==> inputs of job 3111 <==
Design Classic_Pong_Top, start of the top module:
module Classic_Pong_Top (
    input clk_i,
    input rst_i,
    input UART_RX_i,
    input sw1_i,
    input sw2_i,
    input sw3_i,
    input sw4_i,
    output VGA_Hsync_o,
    output VGA_Vsync_o,
    output VGA_Red_0_o,
    output VGA_Red_1_o,
    output VGA_Red_2_o,
    output VGA_Grn_0_o,
    output VGA_Grn_1_o,
    output VGA_Grn_2_o,
    output VGA_Blu_0_o,
    output VGA_Blu_1_o,
    output VGA_Blu_2_o
);
Settings: LEC_CHECK=0, ABC_AREA=1, CAP_MARGIN=15, CORE_MARGIN=2, CORE_UTILIZATION=65, CTS_CLUSTER_DIAMETER=285, PLACE_DENSITY=0.6, SLEW_MARGIN=20; clock period 12.2 ns.
run.sh (not shown) runs the stock make flow with config.mk's settings and CLKGATE_MAP_FILE=.
==> job 6121 (differences from job 3111) <==
- ABC_AREA: 1 -> not set
- CAP_MARGIN: 15 -> 20
- CORE_UTILIZATION: 65 -> 64
- CTS_CLUSTER_DIAMETER: 285 -> not set
==> flow/constraint.sdc (replaced) <==
create_clock -name core_clock -period 9.56 [get_ports {clk_i}]
set_input_delay 1.9120 -clock core_clock [delete_from_list [all_inputs] [get_ports {clk_i}]]
set_output_delay 1.9120 -clock core_clock [all_outputs]
set_load 0.01 [all_outputs]
==> job 6886 (differences from job 3111) <==
- ABC_AREA: 1 -> not set
- CORE_UTILIZATION: 65 -> 72
- CTS_CLUSTER_DIAMETER: 285 -> 363
- CTS_CLUSTER_SIZE: not set -> 25
- PLACE_DENSITY: 0.6 -> not set
- PLACE_DENSITY_LB_ADDON: not set -> 0.0
- SETUP_SLACK_MARGIN: not set -> -0.8
==> flow/constraint.sdc (replaced) <==
create_clock -name core_clock -period 15.1 [get_ports {clk_i}]
set_input_delay 3.0200 -clock core_clock [delete_from_list [all_inputs] [get_ports {clk_i}]]
set_output_delay 3.0200 -clock core_clock [all_outputs]
set_load 0.01 [all_outputs]
==> qor summary <==
metric                                                                       job 3111                             job 6121                                  job 6886
Outcome                                                      timing/DRC/antenna clean             timing/DRC/antenna clean                  timing/DRC/antenna clean
Number of fill cells in the layout                                               2270                                 1972                                      1642
Number of cells on the critical path                                                1                                   13                                         5
Number of violations reported at the end of detailed-routing iteration 0         1180                                  662                                       815
Die area                                                                    28900 µm²                            26300 µm²                                 23500 µm²
Tot GR Track Use                                                                27.1%                                24.3%                                     25.8%
Met3 wirelength from detailed routing                                         1840 µm                               993 µm                                    779 µm
Placed wire-length estimate                                                  28200 µm                             21300 µm                                  21500 µm
Clock tree cell share of total cell area                                        5.98%                                7.26%                                     2.63%
Met1 Track Usage GR                                                             36.2%                                32.3%                                     34.5%
Worst relative slew slack                                                       50.4%                                31.9%                                     29.9%
Multi-input gates                                                                1831                                 1413                                      1413
Power per cell area                                                        109 nW/µm²                           161 nW/µm²                               78.9 nW/µm²
Number of nets in the layout                                                     2667                                 1968                                      1949
Max IR drop VDD                                                            0.000123 V                           0.000160 V                                0.000111 V
End point of the critical path                                            VGA_Grn_0_o  Pong_Top_Inst.Ball_Inst.Ball_Y_o[5]  Pong_Top_Inst.P2_Inst.Paddle_Count_r[22]
Instance area after placement                                               18200 µm²                            16400 µm²                                 16300 µm²
Worst Hold Slack                                                             0.407 ns                             0.433 ns                                  0.455 ns
Final non-filler cell area                                                  19400 µm²                            17700 µm²                                 16800 µm²
Sequential power                                                              1.03 mW                              1.31 mW                                  0.829 mW


==> 10-05 <==
Classic_Pong_Top again, from the RTL that the note above started with.
export LEC_CHECK = 0
export ABC_AREA = 1
export CAP_MARGIN = 40
export CELL_PAD_IN_SITES_GLOBAL_PLACEMENT = 0
export CORE_MARGIN = 2
export CORE_UTILIZATION = 72
export CTS_CLUSTER_DIAMETER = 380
export CTS_CLUSTER_SIZE = 15
export GPL_ROUTABILITY_DRIVEN = 0
export HOLD_SLACK_MARGIN = 0.3
export MIN_ROUTING_LAYER = met1
export PLACE_DENSITY_LB_ADDON = 0.02
export SETUP_SLACK_MARGIN = -0.14
export SLEW_MARGIN = 20
export TNS_END_PERCENT = 70
create_clock -name core_clock -period 5.44 [get_ports {clk_i}]
==> inputs of 06-10, as changes to 10-05 <==
- ABC_AREA: 1 -> not set
- CELL_PAD_IN_SITES_GLOBAL_PLACEMENT: 0 -> not set
- CORE_UTILIZATION: 72 -> 40
- CTS_CLUSTER_DIAMETER: 380 -> not set
- CTS_CLUSTER_SIZE: 15 -> 77
- GPL_ROUTABILITY_DRIVEN: 0 -> not set
- HOLD_SLACK_MARGIN: 0.3 -> not set
- MIN_ROUTING_LAYER: met1 -> not set
- PLACE_DENSITY_LB_ADDON: 0.02 -> not set
- SETUP_SLACK_MARGIN: -0.14 -> not set
- TNS_END_PERCENT: 70 -> not set
==> flow/constraint.sdc (replaced) <==
create_clock -name core_clock -period 40.0 [get_ports {clk_i}]
set_input_delay 8.0000 -clock core_clock [delete_from_list [all_inputs] [get_ports {clk_i}]]
set_output_delay 8.0000 -clock core_clock [all_outputs]
set_load 0.01 [all_outputs]
==> inputs of 01-15, as changes to 10-05 <==
- CAP_MARGIN: 40 -> 20
- CELL_PAD_IN_SITES_GLOBAL_PLACEMENT: 0 -> not set
- CTS_CLUSTER_DIAMETER: 380 -> not set
- CTS_CLUSTER_SIZE: 15 -> 72
- GPL_ROUTABILITY_DRIVEN: 0 -> not set
- HOLD_SLACK_MARGIN: 0.3 -> not set
- MIN_ROUTING_LAYER: met1 -> not set
- PLACE_DENSITY: not set -> 0.38
- PLACE_DENSITY_LB_ADDON: 0.02 -> not set
- TNS_END_PERCENT: 70 -> not set
==> flow/constraint.sdc (replaced) <==
create_clock -name core_clock -period 5.31 [get_ports {clk_i}]
set_input_delay 1.0620 -clock core_clock [delete_from_list [all_inputs] [get_ports {clk_i}]]
set_output_delay 1.0620 -clock core_clock [all_outputs]
set_load 0.01 [all_outputs]
==> results.md <==
| Step | Item | Value |
| --- | --- | --- |
| final timing | Worst hold slack | 0.432 ns |
| final timing | Final WS setup | 30.37 ns |
| hold path | Hold path startpoint | Pong_Top_Inst.state_r[1] |
| floorplanning | Die boundary width | 204 um |
| final timing | Max-Slew Margin vs Limit | 44.7% |
| status | Result of the run | timing/DRC/antenna clean |
| finish | Comb. cell area | 0.00928 mm2 |
| global routing | Global-route wire length before repair | 56100 um |
That was 06-10.
==> results.md <==
| Step | Item | Value |
| --- | --- | --- |
| status | Result of the run | timing/DRC/antenna clean |
| hold path | Hold path startpoint | VGA_Sync_Porch_Inst.blu_video_r[1] |
| final timing | Worst hold slack | 0.399 ns |
| routing | Number of nets with antenna violations after routing | 0 |
| global routing | Fraction of met2 tracks used by global routing | 55.1% |
| yosys | Cell area leaders | sky130_fd_sc_hd__dfxtp_1 (35%), sky130_fd_sc_hd__nand2_1 (10%), sky130_fd_sc_hd__ha_1 (7.1%) |
| finish | Final Non-Filler Cells | 2900 |
| power | Net Sw Frac | 22.0% |
| final timing | Max-Slew Margin vs Limit | 48.7% |
| floorplanning | Die boundary width | 162 um |
| worst setup path | Category of the critical setup timing path | flop to flop |
| finish | Comb. cell area | 0.0100 mm2 |
| flow run | Number of warnings the tools reported | 46 |
| global routing | Global-route wire length before repair | 70400 um |
| power | Pwr Total | 4.83 mW |
That was 01-15.
==> results.md <==
| Step | Item | Value |
| --- | --- | --- |
| final timing | Setup Skew | 0.0144 ns |
| status | Result of the run | timing/DRC/antenna clean |
| routing | Initial DRT Pass Iterations | 5 |
| final timing | Minimum period implied by the final worst setup slack | 3.02 ns |
| final timing | Worst hold slack | 0.406 ns |
| hold path | Hold path startpoint | Pong_Top_Inst.Hsync_o |
| final timing | Max-Slew Margin vs Limit | 50.4% |
| cts | Master cell of the clock root buffer | sky130_fd_sc_hd__clkbuf_16 |
| final timing | Final WS setup | 2.42 ns |
| yosys | Cell type with the highest aggregate area in the netlist | sky130_fd_sc_hd__dfxtp_1 |
| global routing | Global-route wire length before repair | 67800 um |
| finish | Comb. cell area | 0.0100 mm2 |
That was 10-05.
No activity file was given, so power comes from the tool's default toggle rates.
